Setup of alpha:
Design exponent_multiplier, start of the top module:
module exponent_multiplier (
    i_clk, i_rst_n,
    i_load, i_start, i_select,
    i_A, i_B,
    o_done, led_select, o_P,
	seg_i_A_ten, seg_i_A_unit, 
	seg_i_B_ten, seg_i_B_unit, 
	seg_o_P_thousand, seg_o_P_hundred, seg_o_P_ten, seg_o_P_unit
);
export LEC_CHECK = 0
export ABC_AREA = 1
export CAP_MARGIN = 20
export CORE_MARGIN = 2
export CORE_UTILIZATION = 71
export PLACE_DENSITY = 0.41
export SETUP_SLACK_MARGIN = 5.0
export SLEW_MARGIN = 20
create_clock -name core_clock -period 60.3 [get_ports {i_clk}]
run.sh (not shown) runs the stock make flow with config.mk's settings and CLKGATE_MAP_FILE=.
Edits applied to the flow inputs when going from alpha to beta:
- removing PLACE_DENSITY (formerly 0.41)
- changing CORE_UTILIZATION from 71 to 40
- setting GPL_ROUTABILITY_DRIVEN to 0 for the first time
- removing ABC_AREA (formerly 1)
- setting GPL_TIMING_DRIVEN to 0 for the first time
- removing SETUP_SLACK_MARGIN (formerly 5.0)
- changing the clock period (ns, I/O delays scaled along) from 60.3 to 50.0
==> results <==
beta: required time at the worst-slack endpoint 8.24 ns below alpha
Summary of beta over alpha: final hold slack shows an increase of 0.023 ns; multi-input gate count shows a reduction of 12%.
In beta, the wire length came out 5.1 mm above the value in alpha.
Number of buffers inserted by post-CTS setup repair delta for beta relative to alpha: 8 lower
Status | beta and alpha | clean
Re fraction of area in registers: beta and alpha aren't equal, and the higher value belongs to beta.
beta vs. alpha: chip area estimate from yosys synthesis fell by about 0.9%.
#### Input delta (gamma over beta)
- CORE_UTILIZATION now 62, was 40
- GPL_ROUTABILITY_DRIVEN now 1, was 0
- CTS_CLUSTER_DIAMETER now 219, previously not set
- CORE_ASPECT_RATIO now 0.66, previously not set
- CELL_PAD_IN_SITES_DETAIL_PLACEMENT now 1, previously not set
- CTS_CLUSTER_SIZE now 32, previously not set
- CELL_PAD_IN_SITES_GLOBAL_PLACEMENT now 3, previously not set
### Flow results
- As far as post-synthesis chip area from yosys is concerned, beta and gamma perform about the same.
- gamma | ERROR | global placement without I/O
- gamma against beta: post-synthesis share of cell area spent on full adders, half adders and majority gates held; standard cell core area has decreased.
- Measured against beta, the die outline height of gamma comes out at 0.66 times the reference value.
- gamma vs beta: die span in x down slightly
- Compared with beta, in gamma core utilization before placement went up 23 points, total die size went down about 35%, average cell area after synthesis held.


== job 162 ==
Starting RTL as in the previous note.
Settings: LEC_CHECK=0, ABC_AREA=1, CAP_MARGIN=20, CELL_PAD_IN_SITES_GLOBAL_PLACEMENT=3, CORE_ASPECT_RATIO=1.98, CORE_MARGIN=2, CORE_UTILIZATION=40, CTS_CLUSTER_DIAMETER=66, CTS_CLUSTER_SIZE=36, GPL_ROUTABILITY_DRIVEN=0, MAX_ROUTING_LAYER=met4, MIN_ROUTING_LAYER=met1, PLACE_DENSITY_LB_ADDON=0.1, SETUP_SLACK_MARGIN=-2.0, SLEW_MARGIN=20; clock period 49.3 ns.
Job 162 never completed, since it errored out during global placement without I/O (3_1_place_gp_skip_io).
The following lists how job 6242 was set up differently from job 162:
Settings: removing SETUP_SLACK_MARGIN (formerly -2.0); changing CTS_CLUSTER_SIZE from 36 to 33; changing CELL_PAD_IN_SITES_GLOBAL_PLACEMENT from 3 to 2.
## What came out
Diff job 162 -> job 6242: cell area after synthesis did not really move; mux contribution to synthesized area did not really move; x dimension of the die did not really move.
~same floorplan utilization in job 162 and job 6242
From the logs: job 6242 reached the end of the flow and failed the layout checks with negative setup slack.
Job 6242 and job 162 ended up with roughly the same area fraction in and, or, nand and nor cells.
Setup changes, job 6242 to job 3972
Settings: CORE_ASPECT_RATIO: 1.98 -> unset; GPL_ROUTABILITY_DRIVEN: 0 -> unset; ABC_AREA: 1 -> unset; CELL_PAD_IN_SITES_GLOBAL_PLACEMENT: 2 -> unset; CTS_CLUSTER_SIZE: 33 -> unset; CTS_CLUSTER_DIAMETER: 66 -> unset; MAX_ROUTING_LAYER: met4 -> unset; MIN_ROUTING_LAYER: met1 -> unset; CORE_UTILIZATION: 40 -> 58; PLACE_DENSITY_LB_ADDON: 0.1 -> unset; the clock period (ns, I/O delays scaled along): 49.3 -> 29.1.
[summary]
Setup slack of the critical path after layout for job 3972: 9.83 ns down relative to job 6242
o_P[27] as the launch point of the critical path was reported by job 6242, and o_P[25] by job 3972.
NOTE post-route standard cell area excluding fillers job 6242->job 3972 decreased by a few percent
Area growth from synthesis to final layout is lower on job 3972
On post-layout period usage of the worst path: job 3972 sits above job 6242.
Job 3972 finished every stage; the final checks, however, were not passed, the failures being negative setup slack.
Compared with job 6242, job 3972 shows worst path arrival time lower by 6.32 ns.
Relative to job 6242, register-to-register path setup slack has decreased by 22.00 ns in job 3972.
Edits applied to the flow inputs when going from job 3972 to job 8585:
Settings: setting CTS_CLUSTER_SIZE to 16 for the first time; changing CORE_UTILIZATION from 58 to 40; setting PLACE_DENSITY to 0.95 for the first time; setting ABC_AREA to 1 for the first time; changing the clock period (ns, I/O delays scaled along) from 29.1 to 50.0.
Job 8585 did not finish; a tool error ended it in global routing (5_1_grt). Job 3972 → job 8585: post-place instance area decreased by 24% relative to the old numbers, standard-cell row count increased by about 20% relative to the old numbers, xor/xnor cell area share of the yosys netlist decreased by 5.7 points relative to the old numbers. ~same proportion of synthesized flip-flops having asynchronous set or reset in job 8585 and job 3972. Sort job 8585 and job 3972 by y dimension of the die, ascending, and job 3972 comes first. Job 8585 against job 3972; instance tally after logic synthesis is up by more than 10%.


exponent_multiplier again, from the RTL that the note above started with.
## exponent_multiplier
module exponent_multiplier (
    i_clk, i_rst_n,
    i_load, i_start, i_select,
    i_A, i_B,
    o_done, led_select, o_P,
	seg_i_A_ten, seg_i_A_unit, 
	seg_i_B_ten, seg_i_B_unit, 
	seg_o_P_thousand, seg_o_P_hundred, seg_o_P_ten, seg_o_P_unit
);
clock: 20.6 ns
lec_check: 0
abc_area: 1
cap_margin: 20
core_aspect_ratio: 0.5
core_margin: 2
core_utilization: 72
cts_cluster_diameter: 382
cts_cluster_size: 98
place_density: 0.37
setup_slack_margin: 4.88
slew_margin: 20
tns_end_percent: 5
The baseline stopped in 3_5_place_dp.
Next try:
- ABC_AREA: 1 -> unset
- CORE_ASPECT_RATIO: 0.5 -> unset
- CORE_UTILIZATION: 72 -> 25
- CTS_CLUSTER_DIAMETER: 382 -> unset
- CTS_CLUSTER_SIZE: 98 -> unset
- PLACE_DENSITY: 0.37 -> 0.6
- SETUP_SLACK_MARGIN: 4.88 -> unset
- TNS_END_PERCENT: 5 -> unset
- clock period: 20.6 -> 48.9 ns (I/O delays scaled with it)
=> Now the flow passed the timing, DRC and antenna checks. Die size rises to 2.8 times its value. Synthesized area falls by about 0.9%. Synthesized cell count falls by about 20%.
Next try:
- ABC_AREA: unset -> 1
- CORE_UTILIZATION: 25 -> 58
- clock period: 48.9 -> 37.1 ns (I/O delays scaled with it)
- The new run reached the layout checks and failed them: setup timing
- routed wire length goes down by 1.6%
- sequential share of layout area decreases by 1.4 points
- clock-buffer cell count is unchanged
Next try:
- CAP_MARGIN: 20 -> 0
- CORE_UTILIZATION: 58 -> 68
- CTS_CLUSTER_DIAMETER: unset -> 232
- clock period: 37.1 -> 32.9 ns (I/O delays scaled with it)
Effect: This time the run did not get past 5_1_grt. Die area decreases by about a fifth. Synthesized cell count stays the same. Area after synthesis stays the same.
Next try:
- CAP_MARGIN: 0 -> 20
- CORE_UTILIZATION: 68 -> 72
- CTS_CLUSTER_DIAMETER: 232 -> unset
- CTS_CLUSTER_SIZE: unset -> 99
- clock period: 32.9 -> 64.5 ns (I/O delays scaled with it)
Effect:
- Now the flow completed without violations
- synthesized area stays the same
- die area went down by about 5.5%
- synthesized cell count does not change


Setup of run A:
Starting RTL as in the previous note.
Settings: LEC_CHECK=0, ABC_AREA=1, CAP_MARGIN=20, CORE_MARGIN=2, CORE_UTILIZATION=72, CTS_CLUSTER_DIAMETER=282, CTS_CLUSTER_SIZE=10, PLACE_DENSITY=0.35, SETUP_SLACK_MARGIN=3.66, SLEW_MARGIN=20; clock period 12.3 ns.
Run A did not finish; a tool error ended it in 3_5_place_dp.
The following lists how run B was set up differently from run A:
- CTS_CLUSTER_SIZE no longer set, was 10
- CTS_CLUSTER_DIAMETER no longer set, was 282
- CORE_UTILIZATION now 40, was 72
- PLACE_DENSITY now 0.6, was 0.35
- ABC_AREA no longer set, was 1
- SETUP_SLACK_MARGIN no longer set, was 3.66
- the clock period (ns, I/O delays scaled along) now 48.9, was 12.3
--- outcome ---
Run B: all stages complete, timing, DRC and antenna checks passed
For the post-synth area from yosys stat, run B came in about 0.9% lower than run A did.
Compared with run A, run B shows standard cell core area that has gone up by more than half.
Die: run B bigger than run A
Run B against run A: and-or/or-and share of the synthesized area now larger; synthesized cell count shrank by 1437; number of distinct library cell variants in the gate-level netlist after synthesis up 59.
Edits applied to the flow inputs when going from run B to run C:
- swapping 40 for 15 in CORE_UTILIZATION
- swapping 48.9 for 60.3 in the clock period (ns, I/O delays scaled along)
--- outcome ---
The routed length on met1 reported for run C is greater than that of run B by 4.9%. Run C vs. run B: worst setup slack before clock tree synthesis moved up; Yosys chip area level; setup slack moved up; die size moved up; final core utilization moved down. Higher global routing met1 resource utilization was reported by run B, not run C. Run C: no failed stages, no open violations at the end. Slowest cell on the critical path: sky130_fd_sc_hd__nor4_2 -> run C, sky130_fd_sc_hd__or4_1 -> run B.
Modified inputs, run D compared to run C
- putting TNS_END_PERCENT at 5 where nothing was set
- clearing PLACE_DENSITY, which used to be 0.6
- swapping 15 for 65 in CORE_UTILIZATION
- swapping 60.3 for 40.9 in the clock period (ns, I/O delays scaled along)
Results
Run D: flow complete, layout not clean; failing: max-capacitance violations, max-slew violations, negative setup slack
Against run C as the reference, run D delivers a higher met3 layer usage reported by global route.
Going from run C to run D, number of levels the H-tree was split into was more or less identical, HPWL reported at the end of detailed placement went down by 0.54%, routed length on met3 went up by about 90%, area overhead of the layout relative to synthesis went up by 20 points.
Comparing run C and run D, the lower core utilization of the finished layout is on run C.
Summary: with run C as the reference, full die area in run D moved down by more than half.
Compared with run C, in run D die outline width fell 52%; hold slack fell 0.0052 ns; routed wire length rose about 16%; initial antenna violation count rose 2.
## Diff of input files: run E against run D
- PLACE_DENSITY newly set to 0.6
- TNS_END_PERCENT removed (was 5)
- CORE_UTILIZATION changed from 65 to 40
- the clock period (ns, I/O delays scaled along) changed from 40.9 to 50.0
[summary]
Run E: PASS, flow complete, no timing, DRC or antenna violations. The area of placed instances in run E sits 6000 sq um below the value recorded for run D. Average routed wire per standard cell (run D / run E): 1.11. Run E vs run D: total inserted antenna cells down in run E.
